==> design/flow/design.v <==
`timescale 1ns / 1ps
module FD (output reg Q, input C, input D);
  always @(posedge C) Q <= D;
endmodule
module FDR (output reg Q, input C, input D, input R);
  always @(posedge C) Q <= R ? 1'b0 : D;
endmodule
module FDRE (output reg Q, input C, input CE, input D, input R);
  always @(posedge C)
    if (R) Q <= 1'b0;
    else if (CE) Q <= D;
endmodule
module FDS (output reg Q, input C, input D, input S);
  always @(posedge C) Q <= S ? 1'b1 : D;
endmodule
module LUT6 #(parameter [63:0] INIT = 64'h0)
  (output O, input I0, input I1, input I2, input I3, input I4, input I5);
  assign O = INIT[{I5, I4, I3, I2, I1, I0}];
endmodule
module LUT6_2 #(parameter [63:0] INIT = 64'h0)
  (output O6, output O5, input I0, input I1, input I2, input I3, input I4, input I5);
  assign O6 = INIT[{I5, I4, I3, I2, I1, I0}];
  assign O5 = INIT[{1'b0, I4, I3, I2, I1, I0}];
endmodule
module MUXCY (output O, input CI, input DI, input S);
  assign O = S ? CI : DI;
endmodule
module XORCY (output O, input CI, input LI);
  assign O = CI ^ LI;
endmodule
module RAM32M #(parameter [63:0] INIT_A = 64'h0, parameter [63:0] INIT_B = 64'h0,
                parameter [63:0] INIT_C = 64'h0, parameter [63:0] INIT_D = 64'h0)
  (output [1:0] DOA, output [1:0] DOB, output [1:0] DOC, output [1:0] DOD,
   input [4:0] ADDRA, input [4:0] ADDRB, input [4:0] ADDRC, input [4:0] ADDRD,
   input [1:0] DIA, input [1:0] DIB, input [1:0] DIC, input [1:0] DID,
   input WCLK, input WE);
  reg [1:0] ma [0:31];
  reg [1:0] mb [0:31];
  reg [1:0] mc [0:31];
  reg [1:0] md [0:31];
  always @(posedge WCLK)
    if (WE) begin
      ma[ADDRD] <= DIA;
      mb[ADDRD] <= DIB;
      mc[ADDRD] <= DIC;
      md[ADDRD] <= DID;
    end
  assign DOA = ma[ADDRA];
  assign DOB = mb[ADDRB];
  assign DOC = mc[ADDRC];
  assign DOD = md[ADDRD];
endmodule
module RAM64M #(parameter [63:0] INIT_A = 64'h0, parameter [63:0] INIT_B = 64'h0,
                parameter [63:0] INIT_C = 64'h0, parameter [63:0] INIT_D = 64'h0)
  (output DOA, output DOB, output DOC, output DOD,
   input [5:0] ADDRA, input [5:0] ADDRB, input [5:0] ADDRC, input [5:0] ADDRD,
   input DIA, input DIB, input DIC, input DID,
   input WCLK, input WE);
  reg ma [0:63];
  reg mb [0:63];
  reg mc [0:63];
  reg md [0:63];
  always @(posedge WCLK)
    if (WE) begin
      ma[ADDRD] <= DIA;
      mb[ADDRD] <= DIB;
      mc[ADDRD] <= DIC;
      md[ADDRD] <= DID;
    end
  assign DOA = ma[ADDRA];
  assign DOB = mb[ADDRB];
  assign DOC = mc[ADDRC];
  assign DOD = md[ADDRD];
endmodule
module RAM128X1S #(parameter [127:0] INIT = 128'h0)
  (output O, input A0, input A1, input A2, input A3, input A4, input A5, input A6,
   input D, input WCLK, input WE);
  reg m [0:127];
  wire [6:0] a = {A6, A5, A4, A3, A2, A1, A0};
  always @(posedge WCLK) if (WE) m[a] <= D;
  assign O = m[a];
endmodule
module RAM256X1S #(parameter [255:0] INIT = 256'h0)
  (output O, input [7:0] A, input D, input WCLK, input WE);
  reg m [0:255];
  always @(posedge WCLK) if (WE) m[A] <= D;
  assign O = m[A];
endmodule
`timescale 1ps/1ps
module kcpsm6 (address, instruction, bram_enable, in_port, out_port, port_id, write_strobe, k_write_strobe, read_strobe, interrupt, interrupt_ack, sleep, reset, clk) ;
parameter [7:0] 	hwbuild = 8'h00 ;
parameter [11:0] 	interrupt_vector = 12'h3FF ;
parameter integer scratch_pad_memory_size = 64 ;   
output [11:0]	address ;
input	 [17:0]    	instruction ;
output		bram_enable ;
input	 [7:0]	in_port ;
output [7:0]	out_port ;
output [7:0]	port_id ;
output		write_strobe ;
output		k_write_strobe ;
output		read_strobe ;
input			interrupt ;
output		interrupt_ack ;
input			sleep ;
input			reset ;
input			clk ;
wire	[2:1]		t_state_value ;
wire	[2:1]		t_state ;
wire 			run_value ;
wire              run ;
wire  		internal_reset_value ;
wire 			internal_reset ;
wire 			sync_sleep ;
wire 			int_enable_type ;
wire 			interrupt_enable_value ;
wire			interrupt_enable ;
wire			sync_interrupt ;
wire 			active_interrupt_value ;
wire 			active_interrupt ;
wire	[2:0]		arith_logical_sel ;
wire			arith_carry_in ;
wire			arith_carry_value ;
wire			arith_carry ;
wire 	[7:0]		half_arith_logical ;
wire 	[7:0]		logical_carry_mask ;
wire 	[7:0]		carry_arith_logical ;
wire 	[7:0]		arith_logical_value ;
wire 	[7:0]		arith_logical_result ;
wire 	[7:0]		shift_rotate_value ;
wire 	[7:0]		shift_rotate_result ;
wire			shift_in_bit ;
wire 	[7:0]		alu_result ;
wire 	[1:0]		alu_mux_sel_value ;
wire 	[1:0]		alu_mux_sel ;
wire			strobe_type ;
wire 			write_strobe_value ;
wire 			k_write_strobe_value ;
wire			read_strobe_value ;
wire			flag_enable_type ;
wire			flag_enable_value ;
wire			flag_enable ; 
wire			lower_parity ;
wire			lower_parity_sel ;
wire			carry_lower_parity ;
wire 			upper_parity ;
wire			parity ;
wire			shift_carry_value ;
wire			shift_carry ;
wire			carry_flag_value ;
wire			carry_flag ;
wire 			use_zero_flag_value ;
wire			use_zero_flag ;
wire 			drive_carry_in_zero ;
wire          	carry_in_zero ;
wire             	lower_zero ;
wire         	lower_zero_sel ;
wire       		carry_lower_zero ;
wire           	middle_zero ;
wire        	middle_zero_sel ;
wire      		carry_middle_zero ;
wire         	upper_zero_sel ;
wire        	zero_flag_value ;
wire              zero_flag ;
wire       		spm_enable_value ;
wire             	spm_enable ;
wire 	[7:0]		spm_ram_data ;
wire 	[7:0]		spm_data  ;
wire           	regbank_type ;
wire             	bank_value ;
wire              bank ;
wire          	loadstar_type ;
wire         	sx_addr4_value ;
wire   		register_enable_type ;
wire  		register_enable_value ;
wire        	register_enable ;
wire 	[4:0]		sx_addr ;
wire 	[4:0]		sy_addr ;
wire 	[7:0]		sx ;
wire 	[7:0]		sy ;
wire 	[7:0]		sy_or_kk ;
wire       		pc_move_is_valid ;
wire              move_type ;
wire           	returni_type ;
wire 	[2:0]		pc_mode ;
wire 	[11:0]	register_vector ;
wire 	[11:0]	half_pc ;
wire 	[10:0]	carry_pc ;
wire 	[11:0]	pc_value ;
wire 	[11:0]	pc ;
wire 	[11:0]	pc_vector ;
wire             	push_stack ;
wire              pop_stack ;
wire 	[11:0]	stack_memory ;
wire 	[11:0]	return_vector ;
wire       		stack_carry_flag ;
wire      		shadow_carry_flag ;
wire        	stack_zero_flag ;
wire      		shadow_zero_value ;
wire       		shadow_zero_flag ;
wire             	stack_bank ;
wire            	shadow_bank ;
wire              stack_bit ;
wire            	special_bit ;
wire 	[4:0]		half_pointer_value ;
wire 	[4:0]		feed_pointer_value ;
wire 	[4:0]		stack_pointer_carry ;
wire 	[4:0]		stack_pointer_value ;
wire 	[4:0]		stack_pointer ;
LUT6_2 #(
	.INIT	(64'hFFFFF55500000EEE))
reset_lut( 
	.I0 	(run),
	.I1 	(internal_reset),
	.I2 	(stack_pointer_carry[4]),
	.I3 	(t_state[2]),
	.I4 	(reset),
	.I5 	(1'b1),
	.O5 	(run_value),
	.O6 	(internal_reset_value));
FD run_flop (  
	.D 	(run_value),
	.Q 	(run),
	.C 	(clk));
FD internal_reset_flop(
	.D	(internal_reset_value),
	.Q	(internal_reset),
	.C	(clk));
FD sync_sleep_flop(
	.D 	(sleep),
	.Q 	(sync_sleep),
	.C 	(clk));
LUT6_2 #(
	.INIT    (64'h0083000B00C4004C))
t_state_lut( 
	.I0     (t_state[1]),
	.I1     (t_state[2]),
	.I2     (sync_sleep),
	.I3     (internal_reset),
	.I4     (special_bit),
	.I5     (1'b1),
	.O5     (t_state_value[1]),
	.O6     (t_state_value[2]));
FD t_state1_flop (  
	.D      (t_state_value[1]),
	.Q      (t_state[1]),
	.C      (clk));
FD t_state2_flop (  
	.D      (t_state_value[2]),
	.Q      (t_state[2]),
	.C      (clk));
LUT6_2 #(
	.INIT	(64'h0010000000000800))
int_enable_type_lut( 
	.I0     (instruction[13]),
	.I1     (instruction[14]),
	.I2     (instruction[15]),
	.I3     (instruction[16]),
	.I4     (instruction[17]),
	.I5     (1'b1),
	.O5     (loadstar_type),
	.O6     (int_enable_type)) ;
LUT6 #(
	.INIT    (64'h000000000000CAAA))
interrupt_enable_lut( 
	.I0     (interrupt_enable),
	.I1     (instruction[0]),
	.I2     (int_enable_type),
	.I3     (t_state[1]),
	.I4     (active_interrupt),
	.I5     (internal_reset),
	.O      (interrupt_enable_value));                     
FD interrupt_enable_flop (  
	.D      (interrupt_enable_value),
	.Q      (interrupt_enable),
	.C      (clk));
FD sync_interrupt_flop (  
	.D      (interrupt),
	.Q      (sync_interrupt),
	.C      (clk));
LUT6_2 # (
	.INIT    (64'hCC33FF0080808080))
active_interrupt_lut( 
	.I0     (interrupt_enable),
	.I1     (t_state[2]),
	.I2     (sync_interrupt),
	.I3     (bank),
	.I4     (loadstar_type),
	.I5     (1'b1),
	.O5     (active_interrupt_value), 
	.O6     (sx_addr4_value));
FD active_interrupt_flop (  
	.D      (active_interrupt_value),
	.Q      (active_interrupt),
	.C      (clk));
FD interrupt_ack_flop (  
	.D      (active_interrupt),
	.Q      (interrupt_ack),
	.C      (clk));
LUT6 #(
	.INIT    (64'h5A3CFFFF00000000))
pc_move_is_valid_lut( 
	.I0     (carry_flag),
	.I1     (zero_flag),
	.I2     (instruction[14]),
	.I3     (instruction[15]),
	.I4     (instruction[16]),
	.I5     (instruction[17]),
	.O      (pc_move_is_valid)) ;
LUT6_2 # (
	.INIT    (64'h7777027700000200))
move_type_lut( 
	.I0     (instruction[12]),
	.I1     (instruction[13]),
	.I2     (instruction[14]),
	.I3     (instruction[15]),
	.I4     (instruction[16]),
	.I5     (1'b1),
	.O5     (returni_type),
	.O6     (move_type)) ;
LUT6_2 # (
	.INIT    (64'h0000F000000023FF))
pc_mode1_lut( 
	.I0     (instruction[12]),
	.I1     (returni_type),
	.I2     (move_type),
	.I3     (pc_move_is_valid),
	.I4     (active_interrupt),
	.I5     (1'b1),
	.O5     (pc_mode[0]),
	.O6     (pc_mode[1])) ;
LUT6 # (
	.INIT    (64'hFFFFFFFF00040000))
pc_mode2_lut( 
	.I0     (instruction[12]),
	.I1     (instruction[14]),
	.I2     (instruction[15]),
	.I3     (instruction[16]),
	.I4     (instruction[17]),
	.I5     (active_interrupt),
	.O      (pc_mode[2])) ;
LUT6_2 # (
	.INIT    (64'hFFFF100000002000))
push_pop_lut( 
	.I0     (instruction[12]),
	.I1     (instruction[13]),
	.I2     (move_type),
	.I3     (pc_move_is_valid),
	.I4     (active_interrupt),
	.I5     (1'b1),
	.O5     (pop_stack),
	.O6     (push_stack)) ;
LUT6_2 #(
	.INIT    (64'h03CA000004200000))
alu_decode0_lut( 
	.I0     (instruction[13]),
	.I1     (instruction[14]),
	.I2     (instruction[15]),
	.I3     (instruction[16]),
	.I4     (1'b1),
	.I5     (1'b1),
	.O5     (alu_mux_sel_value[0]),
	.O6     (arith_logical_sel[0])) ;
FD alu_mux_sel0_flop(  
	.D      (alu_mux_sel_value[0]),
	.Q      (alu_mux_sel[0]),
	.C      (clk)) ;
LUT6_2 #(
	.INIT    (64'h7708000000000F00))
alu_decode1_lut( 
	.I0     (carry_flag),
	.I1     (instruction[13]),
	.I2     (instruction[14]),
	.I3     (instruction[15]),
	.I4     (instruction[16]),
	.I5     (1'b1),
	.O5     (alu_mux_sel_value[1]),
	.O6     (arith_carry_in)) ;                     
FD alu_mux_sel1_flop (  
	.D      (alu_mux_sel_value[1]),
	.Q      (alu_mux_sel[1]),
	.C      (clk)) ;
LUT6_2 # (
	.INIT    (64'hD000000002000000))
alu_decode2_lut( 
	.I0     (instruction[14]),
	.I1     (instruction[15]),
	.I2     (instruction[16]),
	.I3     (1'b1),
	.I4     (1'b1),
	.I5     (1'b1),
	.O5     (arith_logical_sel[1]),
	.O6     (arith_logical_sel[2])) ;
LUT6_2 # (
	.INIT    (64'h00013F3F0010F7CE))
register_enable_type_lut( 
	.I0     (instruction[13]),
	.I1     (instruction[14]),
	.I2     (instruction[15]),
	.I3     (instruction[16]),
	.I4     (instruction[17]),
	.I5     (1'b1),
	.O5     (flag_enable_type),
	.O6     (register_enable_type)) ;
LUT6_2 # (
	.INIT    (64'hC0CC0000A0AA0000))
register_enable_lut( 
	.I0     (flag_enable_type),
	.I1     (register_enable_type),
	.I2     (instruction[12]),
	.I3     (instruction[17]),
	.I4     (t_state[1]),
	.I5     (1'b1),
	.O5     (flag_enable_value),
	.O6     (register_enable_value)) ;
FDR flag_enable_flop (  
	.D      (flag_enable_value),
	.Q      (flag_enable),
	.R      (active_interrupt),
	.C      (clk)) ;
FDR register_enable_flop (  
	.D      (register_enable_value),
	.Q      (register_enable),
	.R      (active_interrupt),
	.C      (clk)) ;
LUT6_2 # (
	.INIT    (64'h8000000020000000))
spm_enable_lut( 
	.I0     (instruction[13]),
	.I1     (instruction[14]),
	.I2     (instruction[17]),
	.I3     (strobe_type),
	.I4     (t_state[1]),
	.I5     (1'b1),
	.O5     (k_write_strobe_value),
	.O6     (spm_enable_value)) ;
FDR k_write_strobe_flop (  
	.D      (k_write_strobe_value),
	.Q      (k_write_strobe),
	.R      (active_interrupt),
	.C      (clk)) ;
FDR spm_enable_flop (  
	.D      (spm_enable_value),
	.Q      (spm_enable),
	.R      (active_interrupt),
	.C      (clk)) ;
LUT6_2 # (
	.INIT    (64'h4000000001000000))
read_strobe_lut( 
	.I0     (instruction[13]),
	.I1     (instruction[14]),
	.I2     (instruction[17]),
	.I3     (strobe_type),
	.I4     (t_state[1]),
	.I5     (1'b1),
	.O5     (read_strobe_value),
	.O6     (write_strobe_value)) ;
FDR write_strobe_flop (  
	.D      (write_strobe_value),
	.Q      (write_strobe),
	.R      (active_interrupt),
	.C      (clk)) ;
FDR read_strobe_flop (  
	.D      (read_strobe_value),
	.Q      (read_strobe),
	.R      (active_interrupt),
	.C      (clk)) ;
LUT6 # (
	.INIT    (64'h0080020000000000))
regbank_type_lut( 
	.I0     (instruction[12]),
	.I1     (instruction[13]),
	.I2     (instruction[14]),
	.I3     (instruction[15]),
	.I4     (instruction[16]),
	.I5     (instruction[17]),
	.O      (regbank_type)) ;
LUT6 # (
	.INIT    (64'hACACFF00FF00FF00))
bank_lut( 
	.I0     (instruction[0]),
	.I1     (shadow_bank),
	.I2     (instruction[16]),
	.I3     (bank),
	.I4     (regbank_type),
	.I5     (t_state[1]),
	.O      (bank_value)) ;                     
FDR bank_flop (  
	.D      (bank_value),
	.Q      (bank),
	.R      (internal_reset),
	.C      (clk)) ;
FD sx_addr4_flop (  
	.D      (sx_addr4_value),
	.Q      (sx_addr[4]),
	.C      (clk)) ;
assign sx_addr[3:0] = instruction[11:8] ;
assign sy_addr = {bank, instruction[7:4]} ;
XORCY arith_carry_xorcy ( 
	.LI 	(1'b0),
	.CI 	(carry_arith_logical[7]),
	.O      (arith_carry_value)) ;
FD arith_carry_flop (  
	.D      (arith_carry_value),
	.Q      (arith_carry),
	.C      (clk)) ;
LUT6_2 # (
	.INIT    (64'h0000000087780000))
lower_parity_lut( 
	.I0     (instruction[13]),
	.I1     (carry_flag),
	.I2     (arith_logical_result[0]),
	.I3     (arith_logical_result[1]),
	.I4     (1'b1),
	.I5     (1'b1),
	.O5     (lower_parity),
	.O6     (lower_parity_sel)) ;  
MUXCY parity_muxcy ( 
	.DI	(lower_parity),
	.CI	(1'b0),                     
	.S	(lower_parity_sel),
	.O      (carry_lower_parity)) ;
LUT6 #(
	.INIT    (64'h6996966996696996))
upper_parity_lut( 
	.I0     (arith_logical_result[2]),
	.I1     (arith_logical_result[3]),
	.I2     (arith_logical_result[4]),
	.I3     (arith_logical_result[5]),
	.I4     (arith_logical_result[6]),
	.I5     (arith_logical_result[7]),
	.O      (upper_parity)) ;                     
XORCY parity_xorcy( 
	.LI	(upper_parity),
        .CI	(carry_lower_parity),
	.O      (parity)) ;
LUT6 #(
	.INIT    (64'hFFFFAACCF0F0F0F0))
shift_carry_lut( 
	.I0     (sx[0]),
	.I1     (sx[7]),
	.I2     (shadow_carry_flag),
	.I3     (instruction[3]),
	.I4     (instruction[7]),
	.I5     (instruction[16]),
	.O      (shift_carry_value)) ;                     
FD shift_carry_flop(  
	.D      (shift_carry_value),
	.Q      (shift_carry),
	.C      (clk)) ;
LUT6_2 #(
	.INIT    (64'h3333AACCF0AA0000))
carry_flag_lut( 
	.I0     (shift_carry),
	.I1     (arith_carry),
	.I2     (parity),
	.I3     (instruction[14]),
	.I4     (instruction[15]),
	.I5     (instruction[16]),
	.O5     (drive_carry_in_zero),
	.O6     (carry_flag_value)) ;  
FDRE carry_flag_flop(  
	.D      (carry_flag_value),
	.Q      (carry_flag),
       	.CE     (flag_enable),
	.R      (internal_reset),
	.C      (clk)) ;
MUXCY init_zero_muxcy( 
	.DI	(drive_carry_in_zero),
	.CI	(1'b0),
	.S	(carry_flag_value),
	.O      (carry_in_zero)) ;
LUT6_2 # (
	.INIT    (64'hA280000000F000F0))
use_zero_flag_lut( 
	.I0     (instruction[13]),
	.I1     (instruction[14]),
	.I2     (instruction[15]),
	.I3     (instruction[16]),
	.I4     (1'b1),
	.I5     (1'b1),
	.O5     (strobe_type),
	.O6     (use_zero_flag_value)) ;                     
FD use_zero_flag_flop(  
	.D      (use_zero_flag_value),
	.Q      (use_zero_flag),
	.C      (clk)) ;
LUT6_2 #(
	.INIT    (64'h0000000000000001))
lower_zero_lut( 
	.I0     (alu_result[0]),
	.I1     (alu_result[1]),
	.I2     (alu_result[2]),
	.I3     (alu_result[3]),
	.I4     (alu_result[4]),
	.I5     (1'b1),
	.O5     (lower_zero),
	.O6     (lower_zero_sel)) ;                     
MUXCY lower_zero_muxcy( 
	.DI	(lower_zero),
	.CI	(carry_in_zero),
	.S	(lower_zero_sel),
	.O      (carry_lower_zero)) ;
LUT6_2 # (
	.INIT    (64'h0000000D00000000))
middle_zero_lut( 
	.I0     (use_zero_flag),
	.I1     (zero_flag),
	.I2     (alu_result[5]),
	.I3     (alu_result[6]),
	.I4     (alu_result[7]),
	.I5     (1'b1),
	.O5     (middle_zero),
	.O6     (middle_zero_sel)) ;                     
MUXCY middle_zero_muxcy( 
	.DI	(middle_zero),
	.CI	(carry_lower_zero),                     
	.S 	(middle_zero_sel),
  	.O      (carry_middle_zero)) ;
LUT6 #(
	.INIT    (64'hFBFF000000000000))
upper_zero_lut( 
	.I0     (instruction[14]),
	.I1     (instruction[15]),
	.I2     (instruction[16]),
	.I3     (1'b1),
	.I4     (1'b1),
	.I5     (1'b1),
	.O      (upper_zero_sel)) ;                     
MUXCY upper_zero_muxcy( 
	.DI	(shadow_zero_flag),
	.CI	(carry_middle_zero),                    
	.S	(upper_zero_sel),
	.O      (zero_flag_value)) ;
FDRE zero_flag_flop(  
	.D      (zero_flag_value),
	.Q      (zero_flag),
	.CE     (flag_enable),
	.R      (internal_reset),
	.C      (clk)) ;
assign register_vector = {sx[3:0], sy} ;
genvar i ;
generate
for (i = 0 ; i <= 11 ; i = i+1)
begin : address_loop
parameter [7:0] id4 = 8'h30 + i/4 ;
parameter [7:0] id8 = 8'h30 + i/8 ;
parameter [7:0] ip4d8 = 8'h30 + (i+4)/8 ;	  
FD return_vector_flop(  
	.D      (stack_memory[i]),
	.Q      (return_vector[i]),
	.C      (clk));
if (i % 2 == 0) begin: output_data
LUT6_2 #(
	.INIT   (64'hFF00F0F0CCCCAAAA))
pc_vector_mux_lut( 
	.I0     (instruction[i]),
	.I1     (return_vector[i]),
	.I2     (instruction[i+1]),
	.I3     (return_vector[i+1]),
	.I4     (instruction[12]),
	.I5     (1'b1),
	.O5     (pc_vector[i]),
	.O6     (pc_vector[i+1]));
end  
FDRE pc_flop(  
	.D      (pc_value[i]),
	.Q      (pc[i]),
	.R      (internal_reset),
	.CE     (t_state[1]),
	.C      (clk));
if (i == 0) begin: lsb_pc
if (interrupt_vector[i] == 1'b0) begin: low_int_vector
LUT6 #(
	.INIT    (64'h00AA000033CC0F00))
pc_lut( 
	.I0     (register_vector[i]),
	.I1     (pc_vector[i]),
	.I2     (pc[i]),
	.I3     (pc_mode[0]),
	.I4     (pc_mode[1]),
	.I5     (pc_mode[2]), 
	.O      (half_pc[i]));
end  
if (interrupt_vector[i] == 1'b1) begin: high_int_vector
LUT6 #(
	.INIT    (64'h00AA00FF33CC0F00))
pc_lut( 
	.I0     (register_vector[i]),
	.I1     (pc_vector[i]),
	.I2     (pc[i]),
	.I3     (pc_mode[0]),
	.I4     (pc_mode[1]),
	.I5     (pc_mode[2]), 
	.O      (half_pc[i]));
end  
XORCY pc_xorcy( 
	.LI	(half_pc[i]),
	.CI	(1'b0),
	.O      (pc_value[i]));
MUXCY pc_muxcy( 
	.DI 	(pc_mode[0]),
	.CI 	(1'b0),
	.S	(half_pc[i]),
        .O      (carry_pc[i]));
end  
if (i > 0) begin : upper_pc
if (interrupt_vector[i] == 1'b0) begin: low_int_vector
LUT6 #(
	.INIT    (64'h00AA0000CCCCF000))
pc_lut( 
	.I0     (register_vector[i]),
	.I1     (pc_vector[i]),
	.I2     (pc[i]),
	.I3     (pc_mode[0]),
	.I4     (pc_mode[1]),
	.I5     (pc_mode[2]), 
	.O      (half_pc[i]));
end  
if (interrupt_vector[i] == 1'b1) begin: high_int_vector
LUT6 #(
	.INIT    (64'h00AA00FFCCCCF000))
pc_lut( 
	.I0     (register_vector[i]),
	.I1     (pc_vector[i]),
	.I2     (pc[i]),
	.I3     (pc_mode[0]),
	.I4     (pc_mode[1]),
	.I5     (pc_mode[2]), 
	.O      (half_pc[i]));
end  
XORCY pc_xorcy( 
	.LI	(half_pc[i]),
	.CI	(carry_pc[i-1]),
	.O      (pc_value[i]));
if (i < 11) begin: mid_pc
MUXCY pc_muxcy( 
	.DI 	(1'b0),
	.CI 	(carry_pc[i-1]),
	.S 	(half_pc[i]),
	.O     	(carry_pc[i]));
end  
end  
end  
endgenerate
FD shadow_carry_flag_flop(  
	.D      (stack_carry_flag),
	.Q      (shadow_carry_flag),
	.C      (clk)) ;
FD stack_zero_flop(  
	.D      (stack_zero_flag),
	.Q      (shadow_zero_value),
	.C      (clk)) ;
FD shadow_zero_flag_flop(  
	.D      (shadow_zero_value),
	.Q      (shadow_zero_flag),
	.C      (clk)) ;
FD shadow_bank_flop(  
	.D      (stack_bank),
	.Q      (shadow_bank),
	.C      (clk)) ;
FD stack_bit_flop(  
	.D      (stack_bit),
	.Q      (special_bit),
	.C      (clk)) ;
RAM32M #(
	.INIT_A	(64'h0000000000000000), 
	.INIT_B	(64'h0000000000000000), 
	.INIT_C (64'h0000000000000000), 
	.INIT_D (64'h0000000000000000)) 
stack_ram_low ( 
	.DOA	({stack_zero_flag, stack_carry_flag}), 
	.DOB	({stack_bit, stack_bank}),
	.DOC    (stack_memory[1:0]), 
	.DOD    (stack_memory[3:2]),
	.ADDRA	(stack_pointer[4:0]), 
	.ADDRB	(stack_pointer[4:0]), 
	.ADDRC  (stack_pointer[4:0]), 
	.ADDRD  (stack_pointer[4:0]),
	.DIA	({zero_flag, carry_flag}), 
	.DIB	({run, bank}),
	.DIC    (pc[1:0]),
	.DID    (pc[3:2]),
	.WE 	(t_state[1]), 
	.WCLK	(clk));
RAM32M #(
	.INIT_A	(64'h0000000000000000), 
	.INIT_B	(64'h0000000000000000), 
	.INIT_C	(64'h0000000000000000), 
	.INIT_D	(64'h0000000000000000)) 
stack_ram_high(    
	.DOA	(stack_memory[5:4]), 
	.DOB	(stack_memory[7:6]),
	.DOC   	(stack_memory[9:8]),
	.DOD   	(stack_memory[11:10]),
	.ADDRA 	(stack_pointer[4:0]), 
	.ADDRB 	(stack_pointer[4:0]), 
	.ADDRC  (stack_pointer[4:0]), 
	.ADDRD  (stack_pointer[4:0]),
	.DIA    (pc[5:4]),
	.DIB    (pc[7:6]),
	.DIC    (pc[9:8]),
	.DID    (pc[11:10]),
	.WE 	(t_state[1]),  
	.WCLK 	(clk));
generate
for (i = 0 ; i <= 4 ; i = i+1)
begin : stack_loop
parameter [7:0]	id4 = 8'h30 + i/4 ;
if (i == 0) begin: lsb_stack
FDR pointer_flop(  
	.D      (stack_pointer_value[i]),
	.Q      (stack_pointer[i]),
	.R      (internal_reset),
	.C      (clk)) ;
LUT6_2 #(
	.INIT    (64'h001529AAAAAAAAAA))
stack_pointer_lut( 
	.I0     (stack_pointer[i]),
	.I1     (pop_stack),
	.I2     (push_stack),
	.I3     (t_state[1]),
	.I4     (t_state[2]),
	.I5     (1'b1), 
	.O5     (feed_pointer_value[i]),
	.O6     (half_pointer_value[i]));
XORCY stack_xorcy( 
	.LI 	(half_pointer_value[i]),
	.CI 	(1'b0),
	.O      (stack_pointer_value[i]));
MUXCY stack_muxcy( 
	.DI	(feed_pointer_value[i]),
	.CI	(1'b0),
	.S 	(half_pointer_value[i]),
	.O      (stack_pointer_carry[i]));
end  
if (i > 0) begin: upper_stack
FDR pointer_flop(  
	.D      (stack_pointer_value[i]),
	.Q      (stack_pointer[i]),
	.R      (internal_reset),
	.C      (clk)) ;
LUT6_2 #(
	.INIT    (64'h002A252AAAAAAAAA))
stack_pointer_lut( 
	.I0     (stack_pointer[i]),
	.I1     (pop_stack),
	.I2     (push_stack),
	.I3     (t_state[1]),
	.I4     (t_state[2]),
	.I5     (1'b1), 
	.O5     (feed_pointer_value[i]),
	.O6     (half_pointer_value[i]));
XORCY stack_xorcy( 
	.LI 	(half_pointer_value[i]),
	.CI 	(stack_pointer_carry[i-1]),
	.O      (stack_pointer_value[i]));
MUXCY stack_muxcy( 
	.DI 	(feed_pointer_value[i]),
	.CI 	(stack_pointer_carry[i-1]),
	.S 	(half_pointer_value[i]),
	.O      (stack_pointer_carry[i]));
end  
end  
endgenerate
generate
for (i = 0 ; i <= 7 ; i = i+1)
begin : data_path_loop
parameter [7:0]	id1 = 8'h30 + i ;
parameter [7:0]	id2 = 8'h30 + i/2 ;
parameter [7:0]	id4 = 8'h30 + i/4 ;
if (i % 2 == 0) begin: output_data
LUT6_2 #(
	.INIT    (64'hFF00F0F0CCCCAAAA))
sy_kk_mux_lut( 
	.I0     (sy[i]),
	.I1     (instruction[i]),
	.I2     (sy[i+1]),
	.I3     (instruction[i+1]),
	.I4     (instruction[12]),
	.I5     (1'b1),
	.O5     (sy_or_kk[i]),
	.O6     (sy_or_kk[i+1]));
end  
if (i % 2 == 0) begin: second_operand
LUT6_2 #(
	.INIT    (64'hFF00F0F0CCCCAAAA))
out_port_lut( 
	.I0     (sx[i]),
	.I1     (instruction[i+4]),
	.I2     (sx[i+1]),
	.I3     (instruction[i+5]),
	.I4     (instruction[13]),
	.I5     (1'b1),
	.O5     (out_port[i]),
	.O6     (out_port[i+1]));
end  
LUT6_2 #(
	.INIT    (64'h69696E8ACCCC0000))
arith_logical_lut( 
	.I0     (sy_or_kk[i]),
	.I1     (sx[i]),
	.I2     (arith_logical_sel[0]),
	.I3     (arith_logical_sel[1]),
	.I4     (arith_logical_sel[2]),
	.I5     (1'b1),
	.O5     (logical_carry_mask[i]),
	.O6     (half_arith_logical[i]));
FD arith_logical_flop( 
	.D      (arith_logical_value[i]),
	.Q      (arith_logical_result[i]),
	.C      (clk)) ;
if (i == 0) begin: lsb_arith_logical
MUXCY arith_logical_muxcy( 
	.DI 	(logical_carry_mask[i]),
	.CI 	(arith_carry_in),
	.S 	(half_arith_logical[i]),
	.O      (carry_arith_logical[i]));
XORCY arith_logical_xorcy( 
	.LI 	(half_arith_logical[i]),
	.CI 	(arith_carry_in),
	.O      (arith_logical_value[i]));
end  
if (i > 0) begin: upper_arith_logical
MUXCY arith_logical_muxcy( 
	.DI 	(logical_carry_mask[i]),
	.CI 	(carry_arith_logical[i-1]),
	.S 	(half_arith_logical[i]),
	.O      (carry_arith_logical[i]));
XORCY arith_logical_xorcy( 
	.LI 	(half_arith_logical[i]),
	.CI 	(carry_arith_logical[i-1]),
	.O      (arith_logical_value[i]));
end  
if (hwbuild[i] == 1'b0) begin: low_hwbuild 
FDR shift_rotate_flop( 
	.D      (shift_rotate_value[i]),
	.Q      (shift_rotate_result[i]),
	.R      (instruction[7]),
	.C      (clk)) ;
end  
if (hwbuild[i] == 1'b1) begin: high_hwbuild 
FDS shift_rotate_flop( 
	.D      (shift_rotate_value[i]),
	.Q      (shift_rotate_result[i]),
	.S 	(instruction[7]),
	.C      (clk)) ;
end  
if (i == 0) begin: lsb_shift_rotate
LUT6 #(
	.INIT    (64'hBFBC8F8CB3B08380))
shift_bit_lut( 
	.I0     (instruction[0]),
	.I1     (instruction[1]),
	.I2     (instruction[2]),
	.I3     (carry_flag),
	.I4     (sx[0]),
	.I5     (sx[7]),
	.O      (shift_in_bit));
LUT6_2 #(
	.INIT    (64'hFF00F0F0CCCCAAAA))
shift_rotate_lut( 
	.I0     (shift_in_bit),
	.I1     (sx[i+1]),
	.I2     (sx[i]),
	.I3     (sx[i+2]),
	.I4     (instruction[3]),
	.I5     (1'b1),
	.O5     (shift_rotate_value[i]),
	.O6     (shift_rotate_value[i+1]));
end  
if (i == 2 || i == 4) begin: mid_shift_rotate
LUT6_2 #(
	.INIT    (64'hFF00F0F0CCCCAAAA))
shift_rotate_lut( 
	.I0     (sx[i-1]),
	.I1     (sx[i+1]),
	.I2     (sx[i]),
	.I3     (sx[i+2]),
	.I4     (instruction[3]),
	.I5     (1'b1),
	.O5     (shift_rotate_value[i]),
	.O6     (shift_rotate_value[i+1]));
end  
if (i == 6) begin: msb_shift_rotate
LUT6_2 #(
	.INIT    (64'hFF00F0F0CCCCAAAA))
shift_rotate_lut( 
	.I0     (sx[i-1]),
	.I1     (sx[i+1]),
	.I2     (sx[i]),
	.I3     (shift_in_bit),
	.I4     (instruction[3]),
	.I5     (1'b1),
	.O5     (shift_rotate_value[i]),
	.O6     (shift_rotate_value[i+1]));
end  
LUT6 #(
	.INIT    (64'hFF00F0F0CCCCAAAA))
alu_mux_lut( 
	.I0     (arith_logical_result[i]),
	.I1     (shift_rotate_result[i]),
	.I2     (in_port[i]),
	.I3     (spm_data[i]),
	.I4     (alu_mux_sel[0]),
	.I5     (alu_mux_sel[1]),
	.O      (alu_result[i]));
if (scratch_pad_memory_size == 64) begin : small_spm
FD spm_flop( 
	.D      (spm_ram_data[i]),
	.Q      (spm_data[i]),
	.C      (clk)) ;
if (i == 0 || i == 4) begin: small_spm_ram
RAM64M #( 
	.INIT_A	(64'h0000000000000000),
	.INIT_B	(64'h0000000000000000),
	.INIT_C	(64'h0000000000000000),
	.INIT_D	(64'h0000000000000000)) 
spm_ram(   
	.DOA 	(spm_ram_data[i]),
	.DOB 	(spm_ram_data[i+1]),
	.DOC    (spm_ram_data[i+2]),
	.DOD    (spm_ram_data[i+3]),
	.ADDRA 	(sy_or_kk[5:0]),
	.ADDRB 	(sy_or_kk[5:0]),
	.ADDRC  (sy_or_kk[5:0]),
	.ADDRD  (sy_or_kk[5:0]),
	.DIA 	(sx[i]),
	.DIB 	(sx[i+1]),
	.DIC    (sx[i+2]),
	.DID    (sx[i+3]),
	.WE 	(spm_enable),
	.WCLK 	(clk));
end  
end  
if (scratch_pad_memory_size == 128) begin : medium_spm
RAM128X1S  #(
	.INIT	(128'h00000000000000000000000000000000))
spm_ram(       
	.D      (sx[i]),
	.WE 	(spm_enable),
	.WCLK 	(clk),
	.A0 	(sy_or_kk[0]),
	.A1 	(sy_or_kk[1]),
	.A2 	(sy_or_kk[2]),
	.A3 	(sy_or_kk[3]),
	.A4 	(sy_or_kk[4]),
	.A5 	(sy_or_kk[5]),
	.A6 	(sy_or_kk[6]),
	.O      (spm_ram_data[i]));
FD spm_flop( 
	.D      (spm_ram_data[i]),
	.Q      (spm_data[i]),
	.C      (clk)) ;
end  
if (scratch_pad_memory_size == 256) begin : large_spm
RAM256X1S #(
	.INIT	(256'h0000000000000000000000000000000000000000000000000000000000000000))
spm_ram (       
	.D      (sx[i]),
	.WE 	(spm_enable),
	.WCLK 	(clk),
	.A 	(sy_or_kk),
	.O      (spm_ram_data[i]));
FD spm_flop( 
	.D      (spm_ram_data[i]),
	.Q      (spm_data[i]),
	.C      (clk)) ;
end  
end  
endgenerate
RAM32M #(
	.INIT_A	(64'h0000000000000000), 
	.INIT_B	(64'h0000000000000000), 
	.INIT_C (64'h0000000000000000), 
	.INIT_D (64'h0000000000000000)) 
lower_reg_banks(    
	.DOA 	(sy[1:0]), 
	.DOB 	(sx[1:0]),
	.DOC    (sy[3:2]),
	.DOD    (sx[3:2]),
	.ADDRA 	(sy_addr), 
	.ADDRB 	(sx_addr), 
	.ADDRC  (sy_addr), 
	.ADDRD  (sx_addr), 
	.DIA 	(alu_result[1:0]),
	.DIB 	(alu_result[1:0]),
	.DIC    (alu_result[3:2]),
	.DID    (alu_result[3:2]),
	.WE 	(register_enable), 
	.WCLK	(clk));
RAM32M #(
	.INIT_A	(64'h0000000000000000), 
	.INIT_B	(64'h0000000000000000), 
	.INIT_C (64'h0000000000000000),  
	.INIT_D (64'h0000000000000000)) 
upper_reg_banks(    
	.DOA 	(sy[5:4]), 
	.DOB 	(sx[5:4]),
	.DOC    (sy[7:6]),
	.DOD    (sx[7:6]),
	.ADDRA 	(sy_addr),
	.ADDRB 	(sx_addr),
	.ADDRC  (sy_addr), 
	.ADDRD  (sx_addr), 
	.DIA 	(alu_result[5:4]),
	.DIB 	(alu_result[5:4]),
	.DIC    (alu_result[7:6]),
	.DID    (alu_result[7:6]),
	.WE 	(register_enable), 
	.WCLK	(clk));
assign address = pc;
assign bram_enable = t_state[2];
assign port_id = sy_or_kk;
endmodule
==> design/flow/run.sh <==
#!/bin/bash
# the make line also repeats each setting of config.mk as NAME=value (left out here)
make -C /OpenROAD-flow-scripts/flow DESIGN_CONFIG=/design/flow/config.mk WORK_HOME=/design/flow/orfs CLKGATE_MAP_FILE= finish
==> design/flow/config.mk <==
export PLATFORM = sky130hd
export DESIGN_NAME = kcpsm6
export DESIGN_NICKNAME = kcpsm6
export VERILOG_FILES = /design/flow/design.v
export SDC_FILE = /design/flow/constraint.sdc
export NUM_CORES = 4
export LEC_CHECK = 0
export ABC_AREA = 1
export CAP_MARGIN = 20
export CORE_ASPECT_RATIO = 0.5
export CORE_MARGIN = 2
export CORE_UTILIZATION = 72
export CTS_CLUSTER_DIAMETER = 93
export CTS_CLUSTER_SIZE = 13
export PLACE_DENSITY_LB_ADDON = 0.2
export SETUP_SLACK_MARGIN = 0.66
export SLEW_MARGIN = 20
==> design/flow/constraint.sdc <==
create_clock -name core_clock -period 4.66 [get_ports {clk}]
set_input_delay 0.9320 -clock core_clock [delete_from_list [all_inputs] [get_ports {clk}]]
set_output_delay 0.9320 -clock core_clock [all_outputs]
set_load 0.01 [all_outputs]
==> Changelog: implementation, run 1 <==
### Metrics

* GPL Wtd Cong at a little under 1
* Number of DRC markers in iteration 0 at between 7,000 and 8,000
* Mean routed wirelength per cell at 30.2 µm
* Synth top cell by count: edfxtp_1
* Crit path from: instruction[11]
* Crit path buffers/inverters at 7
* Cell area after synthesis at around 55,000 µm²
* Via density at between 7 and 8
* Dominant cell area share at 0.696
* Placed cell area at approximately 60,000 µm²
* Initial antenna violation count at 1
* Mean Syn Cell Area at approximately 13 µm²
* Crit-path cells: clkdlybuf4s50_1 -> buf_6 -> inv_6 -> nor3_4 -> clkinv_4 -> buf_4 -> a21oi_2 -> nor4_2 -> buf_4 -> nand2_2 -> nand2_1 -> o21ai_0 -> dlygate4sd1_1
* Largest area contributor in the netlist: edfxtp_1
* Total power at approximately 0.025 W
* Post-synthesis net count at about 4,300
* Die Span Y at 200 µm
* Distinct lib cells used at ~64
* Seq/Total Area, Yosys at 0.726
* Ys cells at ~4,200
* Tot GR Track Use at 0.429
* Cells after Synth at between 4,000 and 5,000
* FP Util at 0.731
* Seq pwr share at 0.551
* Count of library flops with an enable pin at between 1,000 and 1,500
* Commonest flop: edfxtp_1
* Num rows at 71
* F_max at approximately 0.25 GHz
* P_comb at approximately 0.0024 W
* Worst-case hold path end point: shadow_zero_flag_flop.Q$_DFF_P_
* Final Hold Violating Endpoints at 0
* Reg2Reg Capture Point: address_loop[11].pc_flop.Q$_SDFFE_PP0P_
* Crit path max-delay cell type: clkdlybuf4s50_1
* Clock network fraction of total power at 0.351
* # DRC at 0
* Die width at 396 µm
* Final #Nets at between 4,000 and 5,000
* Crit-path max cell delay at 0.47 ns
* Yosys aoi share at 0.125
* Largest net degree at the start of global routing at between 60 and 70
* Via count of the first global-routing pass at between 30,000 and 40,000
* Sw Pwr at roughly 0.0060 W
* Setup crit end: out_port[5]
* Mux contribution to synthesized area at 0
* Tcrit/Tclk final at 0.870
* Area Growth Syn to Fin at 14.9%
* Status: finished clean
* WP depth at 13
* Crit path max-delay family: buffers and inverters
* Hold path startpoint: stack_zero_flop.Q$_DFF_P_
* I/O Buffers at 62
* Basic Gates by Area at 0.103
* Top cells by count: 1,280 x edfxtp_1, 662 x nand2_1, 381 x a22oi_1, 303 x nor2_1, 214 x a21oi_1
* Clock group power at approximately 0.0087 W
* RR Startpoint: zero_flag_flop.Q$_SDFFE_PP0P_
* XOR Share, Synth at 0.00285
* First-pass GRT wire length at approximately 250,000 µm
* P_int at about 0.019 W
* Pre-antenna DRT Iters at 9
* R2r setup slk at around 1.1 ns
* Sw Ratio at 0.240
* Antenna Nets Post-Route at 0
* Final Core Density at 0.840
* Yosys warns at 5
* CTS buffer count at around 110
* Synth area leaders: edfxtp_1 70%, a22oi_1 5.2%, nand2_1 4.5%
* Yosys adder share at 0.00680
* Hold_buf cts at 0
* Sequential Power at around 0.014 W
* Slew at the pin with the worst max-slew slack at between 1 and 1.5 ns
* Part of the power in combinational logic at 0.098
* Unrepaired setup endpoints after global routing: true
* CTS max path bufs at 3
* Top non-seq family: AND-OR/OR-AND gates
* Io pins at roughly 63
* Clk root buf: clkbuf_16
* Max-cap violations at 0
* Setup-failing EPs final at 0
* Core Region at 75,500 µm²
* Final WL at about 170,000 µm
* TritonCTS clock tree: yes
* Crit start category: input port
* Chip footprint at slightly below 80,000 µm²
* Cell mode on critical path: buf_4
* Yosys stat chip area at around 55,000 µm²
* Reg2reg path depth at 23
* Final max-slew violation count at 0
* Worst setup EP type: primary output
* Peak supply drop at between 0.3 and 0.4 mV
* Via count at around 40,000
* Slew margin rel. at 0.226
* Late-Pin Clk Latency at 0.75 ns
* Async set-reset flop share out of synthesis at 0
* FF+latch count, synth at between 1,000 and 1,500
* Stage-log warning count at 40
* Clock-pin slew on the worst setup and hold paths at 0.07 ns
* Critical Path RT at between 3 and 4 ns
* P_leak at about 22 nW
* Top power group: registers
* Critical Path Fanout Max at 6
* Min Tclk post-route at approximately 4.1 ns
* Fin area at 63,400 µm²
* Clock Sinks at roughly 1,400
* Worst Hold Depth at 0
* H-Tree Level Count at 3
* Congestion Overflow GR at 0
* Critical path data arrival time at 3.12 ns
* Pwr dens at around 400 nW/µm²
* Setup CP Type: input port to primary output
* HP Class: register to register
* Post-Route Skew at between 0.03 and 0.04 ns
* # fillers at 3,609
* Dpl hpwl at ~100,000 µm
[area by class of cell]
cell class	count	area, µm²	share of cell area
diodes	1	2.50	0.0000394
repair buffers	463	4370	0.0688
repair inverters	2	17.5	0.000276
flip-flops and latches	1362	40100	0.632
inverters	172	734	0.0116
clock inverters	5	125	0.00197
multi-input cells	2410	13800	0.218
clock buffers	148	3020	0.0476
well taps	1022	1280	0.0202
[routing by layer]
layer  global-route usage  wire, µm  vias to the layer above
li1                     -         -                    16400
met1                0.566     56700                    19100
met2                0.679     78100                     3856
met3                0.104     23900                      740
met4                0.221     10200                        2
met5                    0        12                        -
[repair_timing]
action	CTS	global route
setup endpoints to repair	18	18
setup buffers	23	10
gates cloned	11	0
pin swaps	14	17
resized	110	52
[through the flow]
stage               worst slack, ns  std cells  hold slack [ns]  setup TNS (ns)
global placement             -0.110       5386            0.312          -0.196
finish                        0.607       5585            0.331               0
detailed placement           -0.181       5386            0.316          -0.418
CTS                           0.519       5573            0.332               0
global route                  0.551       5584            0.334               0
floorplan                     0.557       4201            0.310               0
==> run 2: changes to the inputs <==
- ABC_AREA: 1 -> default
- CAP_MARGIN: 20 -> 25
- CELL_PAD_IN_SITES_DETAIL_PLACEMENT: default -> 1
- CELL_PAD_IN_SITES_GLOBAL_PLACEMENT: default -> 1
- CORE_ASPECT_RATIO: 0.5 -> default
- CORE_MARGIN: 2 -> 10
- CORE_UTILIZATION: 72 -> 40
- CTS_CLUSTER_DIAMETER: 93 -> default
- CTS_CLUSTER_SIZE: 13 -> 58
- GPL_TIMING_DRIVEN: default -> 0
- HOLD_SLACK_MARGIN: default -> 0.2
- PLACE_DENSITY: default -> 0.6
- PLACE_DENSITY_LB_ADDON: 0.2 -> default
- SETUP_SLACK_MARGIN: 0.66 -> default
- TNS_END_PERCENT: default -> 75
- clock period: 4.66 -> 9.0 ns (I/O delays scaled with it)
==> Changelog: implementation, run 2 <==
### Metrics

* Status: finished clean
* Reg2reg path depth at 21 (-8.7%)
* Setup-failing EPs final at 0 (unchanged)
* Crit path max-delay cell type: clkbuf_1
* Largest area contributor in the netlist: edfxtp_1
* Mean routed wirelength per cell at 34.9 µm (+15%)
* Cells after DPL at 5,231 (-2.9%)
* Chip footprint at 155,000 µm² (+96%)
* P_comb at 0.00128 W (-47%)
* Hold path startpoint: stack_zero_flop.Q$_DFF_P_
* Pre-antenna DRT Iters at 6 (-3)
* Num rows at 137 (+93%)
* Reg2Reg Capture Point: data_path_loop[7].arith_logical_flop.Q$_DFF_P_
* Sequential Power at 0.00711 W (-48%)
* WP depth at 12 (-1)
* Number of non-filler instances in the completed layout at 5,504 (-1.5%)
* Crit path buffers/inverters at 8 (+1)
* Cell area after synthesis at 55,900 µm² (+1.3%)
* Cells after Synth at 3,206 (-24%)
* Clk root buf: clkbuf_16
* Peak supply drop at 0.186 mV (-46%)
* Antenna Nets Post-Route at 0 (unchanged)
* # DRC at 0 (unchanged)
* RR Startpoint: bank_flop.Q$_SDFFE_PP0P_
* Die width at 394 µm (-0.43%)
* P_leak at 21.4 nW (-2.0%)
* Seq/Total Area, Yosys at 0.716 (-0.00925)
* CTS buffer count at 149 (+31%)
* Seq pwr share at 0.503 (-0.048)
* Part of the power in combinational logic at 0.091 (-0.007)
* Setup CP Type: input port to primary output
* Yosys stat chip area at 55,900 µm² (+1.3%)
* Worst setup EP type: primary output
* Final max-slew violation count at 0 (unchanged)
* Mux contribution to synthesized area at 0.132 (+0.132)
* R2r setup slk at 1.45 ns (+0.39 ns)
* Core Region at 139,000 µm² (+84%)
* Via density at 6.10 (-15%)
* Yosys warns at 5 (unchanged)
* Setup crit end: port_id[7]
* Gate Area at 14,700 µm² (+6.5%)
* Slew at the pin with the worst max-slew slack at 1.17 ns (+0.0165 ns)
* Ys cells at 3,206 (-24%)
* Largest net degree at the start of global routing at 43 (-37%)
* Post-synthesis net count at 3,266 (-23%)
* Critical Path RT at 7.20 ns (+3.47 ns)
* Final #Nets at 3,575 (-22%)
* Total power at 0.0141 W (-43%)
* Count of library flops with an enable pin at 1,280 (unchanged)
* Crit start category: input port
* Unrepaired setup endpoints after global routing: false
* Tot GR Track Use at 0.241 (-0.188)
* Crit path max-delay family: buffers and inverters
* F_max at roughly 0.11 GHz
* Synth area leaders: edfxtp_1 69%, mux4_2 10%, a22oi_1 3.1%
* Dpl hpwl at 133,000 µm (+31%)
* Fin area at 64,800 µm² (+2.2%)
* Critical Path Fanout Max at 10 (+4)
* Sw Ratio at 0.242 (+0.00190)
* Sw Pwr at 0.00342 W (-43%)
* Dominant cell area share at 0.687 (-0.00887)
* TritonCTS clock tree: yes
* Max-cap violations at 0 (unchanged)
* Final Hold Violating Endpoints at 0 (unchanged)
* Mean Syn Cell Area at 17.4 µm² (+33%)
* Via count of the first global-routing pass at 34,500 (-11%)
* I/O Buffers at 52 (-16%)
* P_int at 0.0107 W (-43%)
* Via count at 33,600 (-16%)
* Die Span Y at 394 µm (+97%)
* Top power group: registers
* Critical path data arrival time at 6.98 ns (+3.86 ns)
* Tcrit/Tclk final at 0.976 (+0.106)
* Stage-log warning count at 37 (-7.5%)
* First-pass GRT wire length at 268,000 µm (+8.6%)
* Final WL at 192,000 µm (+14%)
* Synth top cell by count: edfxtp_1
* Crit path from: instruction[5]
* # fillers at 13,300 (+270%)
* HP Class: register to register
* FF+latch area at 40,100 µm² (about the same)
* GPL Wtd Cong at 0.915 (-6.1%)
* Top non-seq family: multiplexers
* H-Tree Level Count at 4 (+1)
* Clock network fraction of total power at 0.406 (+0.055)
* Io pins at 63 (unchanged)
* Worst-case hold path end point: shadow_zero_flag_flop.Q$_DFF_P_
* Slew margin rel. at 0.222 (-0.00392)
* Late-Pin Clk Latency at 0.80 ns (+0.05 ns)
* Number of DRC markers in iteration 0 at 3,834 (-51%)
* Commonest flop: edfxtp_1
* Crit-path max cell delay at 0.72 ns (+0.25 ns)
* Yosys adder share at 0.00671 (-0.0000866)
* Post-Route Skew at 0.0391 ns (+0.00875 ns)
* Clock Sinks at 1,362 (unchanged)
* Area Growth Syn to Fin at 15.9%
* Hold_buf cts at 0 (unchanged)
* CTS max path bufs at 3 (unchanged)
* Pwr dens at 218 nW/µm² (-44%)
* Yosys aoi share at 0.0689 (-0.0561)
* FP Util at 0.402 (-0.329)
* Crit-path cells: clkdlybuf4s50_1 -> buf_4 -> clkbuf_1 -> clkbuf_1 -> clkbuf_2 -> mux4_2 -> mux4_2 -> mux2_2 -> mux2i_1 -> inv_1 -> buf_4 -> clkdlybuf4s50_1
* Distinct lib cells used at 79 (+23%)
* Post-CTS setup buffers at 0 (-100%)
* Clock group power at 0.00574 W (-34%)
* Congestion Overflow GR at 0 (unchanged)
* XOR Share, Synth at 0.00391 (+0.00106)
* Min Tclk post-route at slightly below 9 ns
* Top cells by count: 1,280 x edfxtp_1, 249 x mux4_2, 233 x nor2_1, 228 x a22oi_1, 153 x mux2i_1
* Initial antenna violation count at 12 (+11)
* Clock-pin slew on the worst setup and hold paths at 0.06 ns (about the same)
* Async set-reset flop share out of synthesis at 0 (unchanged)
* Basic Gates by Area at 0.0480 (-0.0551)
* Worst Hold Depth at 0 (unchanged)
* Placed cell area at 60,300 µm² (+1.8%)
* FF+latch count, synth at 1,362 (unchanged)
run 2: layout make-up:
| class | instances | share of cell area |
|---|---|---|
| Antenna cell | 2 | 0.0000772 |
| Buffer | 238 | 0.0195 |
| Clock buffer | 202 | 0.0625 |
| Clock inverter | 60 | 0.00664 |
| Inverter | 24 | 0.00139 |
| Multi-Input combinational cell | 1582 | 0.227 |
| Sequential cell | 1362 | 0.618 |
| Tap cell | 1876 | 0.0362 |
| Timing Repair Buffer | 158 | 0.0283 |
run 2: repair_timing:
item                                   in CTS  in global routing
resized                                     1                  1
endpoints found under the hold margin       0                  0
setup endpoints to repair                   1                  1
run 2: through the flow:
step                hold slack (ns)  setup slack, ns  TNS (ns)  utilization
floorplan                     0.310          0.00748         0            -
global placement              0.322            -7.77   -541.63        0.423
detailed placement            0.326          -0.0773   -0.0773        0.433
CTS                           0.340           0.0812         0        0.465
global route                  0.350            0.118         0        0.466
finish                        0.345            0.220         0        0.466
run 2: layer usage:
metal / part of all wire / global-route usage
met5: 0.00033 / 0
met4: 0.034 / 0.0819
met3: 0.078 / 0.0461
met2: 0.47 / 0.385
met1: 0.42 / 0.330
==> run 3: changes to the inputs <==
- CAP_MARGIN: 25 -> 20
- CELL_PAD_IN_SITES_DETAIL_PLACEMENT: 1 -> default
- CELL_PAD_IN_SITES_GLOBAL_PLACEMENT: 1 -> default
- CORE_MARGIN: 10 -> 2
- CTS_CLUSTER_SIZE: 58 -> default
- GPL_TIMING_DRIVEN: 0 -> default
- HOLD_SLACK_MARGIN: 0.2 -> default
- SETUP_SLACK_MARGIN: default -> -0.39
- TNS_END_PERCENT: 75 -> default
- clock period: 9.0 -> 7.84 ns (I/O delays scaled with it)
==> Changelog: implementation, run 3 <==
### Metrics

* Setup crit end: port_id[1]
* Mux contribution to synthesized area at 0.132 (unchanged)
* WP depth at 8 (-4)
* Die Span Y at 378 µm (-4.1%)
* Chip footprint at 143,000 µm² (-8.0%)
* Top power group: registers
* Via count of the first global-routing pass at 30,900 (-10%)
* Yosys aoi share at 0.0689 (unchanged)
* Reg2reg path depth at 10 (-52%)
* Setup-failing EPs final at 0 (unchanged)
* Post-synthesis net count at 3,266 (unchanged)
* Yosys adder share at 0.00671 (unchanged)
* Via density at 5.98 (-2.0%)
* Met2 usage at 0.331 (-0.0538)
* XOR Share, Synth at 0.00391 (unchanged)
* Final Hold Violating Endpoints at 0 (unchanged)
* Met1 Use GR at 0.315 (-0.0157)
* Synth top cell by count: edfxtp_1
* Final Core Density at 0.457 (-0.00853)
* P_leak at 21.0 nW (-2.2%)
* Crit-path max cell delay at 0.86 ns (+0.14 ns)
* First-pass GRT wire length at 226,000 µm (-16%)
* Crit path buffers/inverters at 3 (-5)
* Pre-antenna DRT Iters at 6 (unchanged)
* Async set-reset flop share out of synthesis at 0 (unchanged)
* Mean routed wirelength per cell at 29.5 µm (-15%)
* Clock-pin slew on the worst setup and hold paths at 0.06 ns (about the same)
* Dominant cell area share at 0.687 (unchanged)
* Num rows at 137 (unchanged)
* P_comb at 0.00126 W (about the same)
* Part of the power in combinational logic at 0.078 (-0.013)
* Setup TNS at 0 ns (unchanged)
* Slew margin rel. at 0.296 (+0.0744)
* Setup CP Type: input port to primary output
* Mean Syn Cell Area at 17.4 µm² (unchanged)
* CTS resizes at 0 (-1)
* Met3 usage at 0.0508 (+0.00471)
* Number of DRC markers in iteration 0 at 3,980 (+3.8%)
* Post-CTS setup buffers at 0 (unchanged)
* Via count at 31,800 (-5.3%)
* HP Class: register to register
* Crit start category: input port
* Core Region at 139,000 µm² (unchanged)
* P_int at 0.0123 W (+15%)
* Late-Pin Clk Latency at 0.81 ns (about the same)
* CTS buffer count at 145 (-2.7%)
* TritonCTS clock tree: yes
* Area Growth Syn to Fin at 13.8%
* F_max at roughly 0.15 GHz
* Yosys warns at 5 (unchanged)
* Final #Nets at 3,390 (-5.2%)
* Top non-seq family: multiplexers
* Clk root buf: clkbuf_16
* Peak supply drop at 0.170 mV (-8.7%)
* Busiest layer in global routing: met2
* Clock Sinks at 1,362 (unchanged)
* I/O Buffers at 62 (+19%)
* Largest area contributor in the netlist: edfxtp_1
* FF+latch count, synth at 1,362 (unchanged)
* Yosys stat chip area at 55,900 µm² (unchanged)
* Final max-slew violation count at 0 (unchanged)
* RR Startpoint: bank_flop.Q$_SDFFE_PP0P_
* Congestion Overflow GR at 0 (unchanged)
* Cells after Synth at 3,206 (unchanged)
* GPL Wtd Cong at 0.937 (+2.4%)
* Status: finished clean
* Dpl hpwl at 99,500 µm (-25%)
* Ys cells at 3,206 (unchanged)
* Pwr dens at 253 nW/µm² (+16%)
* Distinct lib cells used at 79 (unchanged)
* Clock network fraction of total power at 0.414 (+0.008)
* Tot GR Track Use at 0.219 (-0.0222)
* Antenna Cells at 0 (-2)
* Initial antenna violation count at 8 (-4)
* Max-cap violations at 0 (unchanged)
* Hold_buf cts at 0 (unchanged)
* Commonest flop: edfxtp_1
* Seq pwr share at 0.508 (+0.005)
* Critical Path Fanout Max at 67 (+57)
* Sw Ratio at 0.238 (-0.00437)
* Slew at the pin with the worst max-slew slack at 1.05 ns (-0.115 ns)
* Sw Pwr at 0.00383 W (+12%)
* Crit path from: instruction[4]
* Stage-log warning count at 37 (unchanged)
* Crit-path cells: buf_6 -> buf_4 -> mux2i_1 -> a22oi_1 -> a21oi_1 -> nor4_1 -> mux2_2 -> clkdlybuf4s50_1
* Sequential Power at 0.00817 W (+15%)
* Synth area leaders: edfxtp_1 69%, mux4_2 10%, a22oi_1 3.1%
* Unrepaired setup endpoints after global routing: false
* Clock group power at 0.00667 W (+16%)
* # DRC at 0 (unchanged)
* H-Tree Level Count at 4 (unchanged)
* Critical path data arrival time at 5.22 ns (-1.76 ns)
* Worst Hold Depth at 0 (unchanged)
* CTS max path bufs at 3 (unchanged)
* Tcrit/Tclk final at 0.866 (-0.110)
* Crit path max-delay cell type: clkdlybuf4s50_1
* Min Tclk post-route at between 6 and 7 ns
* Top cells by count: 1,280 x edfxtp_1, 249 x mux4_2, 233 x nor2_1, 228 x a22oi_1, 153 x mux2i_1
* Hold path startpoint: stack_zero_flop.Q$_DFF_P_
* Basic Gates by Area at 0.0480 (unchanged)
* Crit path max-delay family: buffers and inverters
* Critical Path RT at 6.27 ns (-0.93 ns)
* Final WL at 157,000 µm (-18%)
* R2r setup slk at 2.67 ns (+1.22 ns)
* FP Util at 0.402 (unchanged)
* Io pins at 63 (unchanged)
* Die width at 378 µm (-4.1%)
* Post-Route Skew at 0.0689 ns (+0.0298 ns)
* Cell area after synthesis at 55,900 µm² (unchanged)
* Antenna Nets Post-Route at 0 (unchanged)
* Largest net degree at the start of global routing at 84 (+95%)
* Seq/Total Area, Yosys at 0.716 (unchanged)
* Worst setup EP type: primary output
* Worst-case hold path end point: shadow_zero_flag_flop.Q$_DFF_P_
* Count of library flops with an enable pin at 1,280 (unchanged)
[run 3: final cells by class]
type | instances | area, µm²
clock inverters | 78 | 816
multi-input cells | 1582 | 14700
flip-flops and latches | 1362 | 40100
fillers | 12000 | 75500
inverters | 24 | 95.1
repair buffers | 215 | 1820
clock buffers | 181 | 3840
well taps | 1876 | 2350
[run 3: metal layers]
layer	vias up	part of all wire	wire, µm
met5	-	0.00022	34
met4	4	0.028	4470
met3	252	0.098	15300
met2	1706	0.46	71400
met1	16500	0.42	65600
li1	13300	-	-
[run 3: through the flow]
step / cell area [µm²] / std cells / total power, W / hold slack (ns) / setup WS [ns]
after global routing: 63700 / 5318 / 0.0166 / 0.355 / 0.906
final: 63700 / 5318 / 0.0161 / 0.344 / 1.05
after detailed placement: 59000 / 5059 / 0.00958 / 0.335 / 0.745
after global placement: 59000 / 5059 / 0.00957 / 0.321 / 0.982
after CTS: 63600 / 5318 / 0.0162 / 0.349 / 1.12
after floorplan: 56000 / 3206 / 0.00907 / 0.310 / 0.491
==> run 4: changes to the inputs <==
- CORE_UTILIZATION: 40 -> 72
- CTS_CLUSTER_SIZE: default -> 57
- PLACE_DENSITY: 0.6 -> default
- PLACE_DENSITY_LB_ADDON: default -> 0.0
- SETUP_SLACK_MARGIN: -0.39 -> default
- clock period: 7.84 -> 4.46 ns (I/O delays scaled with it)
==> Changelog: implementation, run 4 <==
### Metrics

* Status: failed layout checks
* Layout violations: negative setup slack
* Crit path buffers/inverters at 4 (+1)
* P_comb at 0.00265 W (+110%)
* Reg2Reg Capture Point: data_path_loop[7].arith_logical_flop.Q$_DFF_P_
* Setup crit end: out_port[3]
* Tcrit/Tclk final at 1.01 (+0.140)
* Synth area leaders: edfxtp_1 69%, mux4_2 10%, a22oi_1 3.1%
* First-pass GRT wire length at 239,000 µm (+6.1%)
* Mux contribution to synthesized area at 0.132 (unchanged)
* Hold_buf cts at 0 (unchanged)
* Worst Hold Depth at 0 (unchanged)
* TritonCTS clock tree: yes
* Via count at 35,600 (+12%)
* Congestion Overflow GR at 0 (unchanged)
* H-Tree Level Count at 4 (unchanged)
* P_int at 0.0220 W (+79%)
* Num rows at 102 (-26%)
* Pwr dens at 438 nW/µm² (+73%)
* Clock group power at 0.0117 W (+75%)
* Clk root buf: clkbuf_16
* Top cells by count: 1,280 x edfxtp_1, 249 x mux4_2, 233 x nor2_1, 228 x a22oi_1, 153 x mux2i_1
* Crit path max-delay cell type: or4_1
* Final WS setup at -0.0245 ns (-1.08 ns)
* Critical Path Fanout Max at 18 (-73%)
* Sw Pwr at 0.00678 W (+77%)
* Dpl hpwl at 103,000 µm (+3.0%)
* Die Span Y at 283 µm (-25%)
* FP Util at 0.725 (+0.323)
* Fin area at 65,700 µm² (+3.2%)
* Distinct lib cells used at 79 (unchanged)
* Cells after DPL at 4,558 (-9.9%)
* Critical Path RT at 3.57 ns (-2.70 ns)
* Part of the power in combinational logic at 0.092 (+0.014)
* Crit start category: input port
* R2r setup slk at 0.20 ns (-2.47 ns)
* Yosys aoi share at 0.0689 (unchanged)
* Largest area contributor in the netlist: edfxtp_1
* Setup-failing EPs final at 1 (+1)
* Worst-case hold path end point: shadow_zero_flag_flop.Q$_DFF_P_
* Crit-path max cell delay at 0.62 ns (-0.24 ns)
* Tot GR Track Use at 0.424 (+0.205)
* Slew at the pin with the worst max-slew slack at 1.15 ns (+0.0955 ns)
* Min Tclk post-route at 4.48 ns
* Crit-path cells: clkdlybuf4s50_1 -> buf_12 -> nand3b_1 -> o22ai_1 -> or4_1 -> o21ai_1 -> buf_4 -> clkdlybuf4s50_1
* Final max-slew violation count at 0 (unchanged)
* Stage-log warning count at 39 (+5.4%)
* GPL Wtd Cong at 1.08 (+15%)
* Max-cap violations at 0 (unchanged)
* Slew margin rel. at 0.234 (-0.0625)
* I/O Buffers at 62 (unchanged)
* Cell mode on critical path: clkdlybuf4s50_1
* Antenna Nets Post-Route at 0 (unchanged)
* Sw Ratio at 0.236 (-0.00183)
* Area Growth Syn to Fin at 17.4%
* Setup CP Type: input port to primary output
* WP depth at 8 (unchanged)
* Unrepaired setup endpoints after global routing: true
* Yosys stat chip area at 55,900 µm² (unchanged)
* Cell area after synthesis at 55,900 µm² (unchanged)
* Yosys adder share at 0.00671 (unchanged)
* Mean routed wirelength per cell at 34.4 µm (+17%)
* Die width at 283 µm (-25%)
* Chip footprint at 79,900 µm² (-44%)
* Core Region at 77,200 µm² (-45%)
* Initial antenna violation count at 7 (-1)
* Reg2reg path depth at 15 (+5)
* Ys cells at 3,206 (unchanged)
* Mean Syn Cell Area at 17.4 µm² (unchanged)
* Count of library flops with an enable pin at 1,280 (unchanged)
* FF+latch count, synth at 1,362 (unchanged)
* Post-Route Skew at 0.0371 ns (-0.0318 ns)
* XOR Share, Synth at 0.00391 (unchanged)
* Cells after Synth at 3,206 (unchanged)
* Sequential Power at 0.0144 W (+76%)
* F_max at roughly 0.22 GHz
* Commonest flop: edfxtp_1
* Clock Sinks at 1,362 (unchanged)
* Pre-antenna DRT Iters at 6 (unchanged)
* Placed cell area at 61,000 µm² (+3.4%)
* Pre-CTS setup slack at -1.29 ns (-2.03 ns)
* Final WL at 165,000 µm (+5.4%)
* Synth top cell by count: edfxtp_1
* Clock-pin slew on the worst setup and hold paths at 0.06 ns (about the same)
* Hold path startpoint: stack_zero_flop.Q$_DFF_P_
* Basic Gates by Area at 0.0480 (unchanged)
* Async set-reset flop share out of synthesis at 0 (unchanged)
* Seq/Total Area, Yosys at 0.716 (unchanged)
* CTS max path bufs at 3 (unchanged)
* CTS buffer count at 133 (-8.3%)
* Post-synthesis net count at 3,266 (unchanged)
* Crit path max-delay family: buffers and inverters
* P_leak at 22.7 nW (+8.6%)
* Top non-seq family: multiplexers
* Crit path from: instruction[11]
* Yosys warns at 5 (unchanged)
* HP Class: register to register
* Via density at 7.41 (+24%)
* Number of DRC markers in iteration 0 at 5,967 (+50%)
* Final #Nets at 3,718 (+9.7%)
* Dominant cell area share at 0.687 (unchanged)
* # DRC at 0 (unchanged)
* Number of non-filler instances in the completed layout at 4,809 (-9.6%)
* Io pins at 63 (unchanged)
* Clock network fraction of total power at 0.407 (-0.007)
* RR Startpoint: sx_addr4_flop.Q$_DFF_P_
* WHS at 0.331 ns (-0.0130 ns)
* Worst setup EP type: primary output
* Final Hold Violating Endpoints at 0 (unchanged)
* Critical path data arrival time at 3.59 ns (-1.63 ns)
* Peak supply drop at 0.469 mV (+180%)
* Seq pwr share at 0.501 (-0.007)
* Via count of the first global-routing pass at 35,100 (+13%)
* Top power group: registers
* Largest net degree at the start of global routing at 69 (-18%)
* Late-Pin Clk Latency at 0.76 ns (-0.05 ns)
[run 4: through the flow]
stage	setup TNS [ns]	power [W]	utilization
detailed placement	-248.13	0.0172	0.790
floorplan	-5.95	0.0160	-
CTS	0	0.0286	0.849
global placement	-200.34	0.0171	0.790
global route	-0.00809	0.0292	0.850
finish	-0.0245	0.0287	0.850
[run 4: what timing repair did]
item	CTS	global route
pin swaps	0	4
gates cloned	1	0
buffers inserted	0	4
resized	15	16
setup endpoints to repair	83	11
[run 4: metal layers]
metal  global-route usage  share of wire  vias up
li1                     -              -    14000
met5                    0        0.00030        -
met1                0.565           0.33    17700
met3                0.113           0.13      645
met4                0.223          0.064        8
met2                0.654           0.47     3296
[run 4: area by class of cell]
cell class	instances	area, µm²
Timing Repair Buffer	555	4760
Clock buffer	162	3560
Multi-Input combinational cell	1582	14900
Clock inverter	81	952
Tap cell	1040	1300
Antenna cell	3	7.51
Inverter	24	92.6
Fill cell	3308	11500
Sequential cell	1362	40100
Power is estimated from default activity; no workload was simulated.
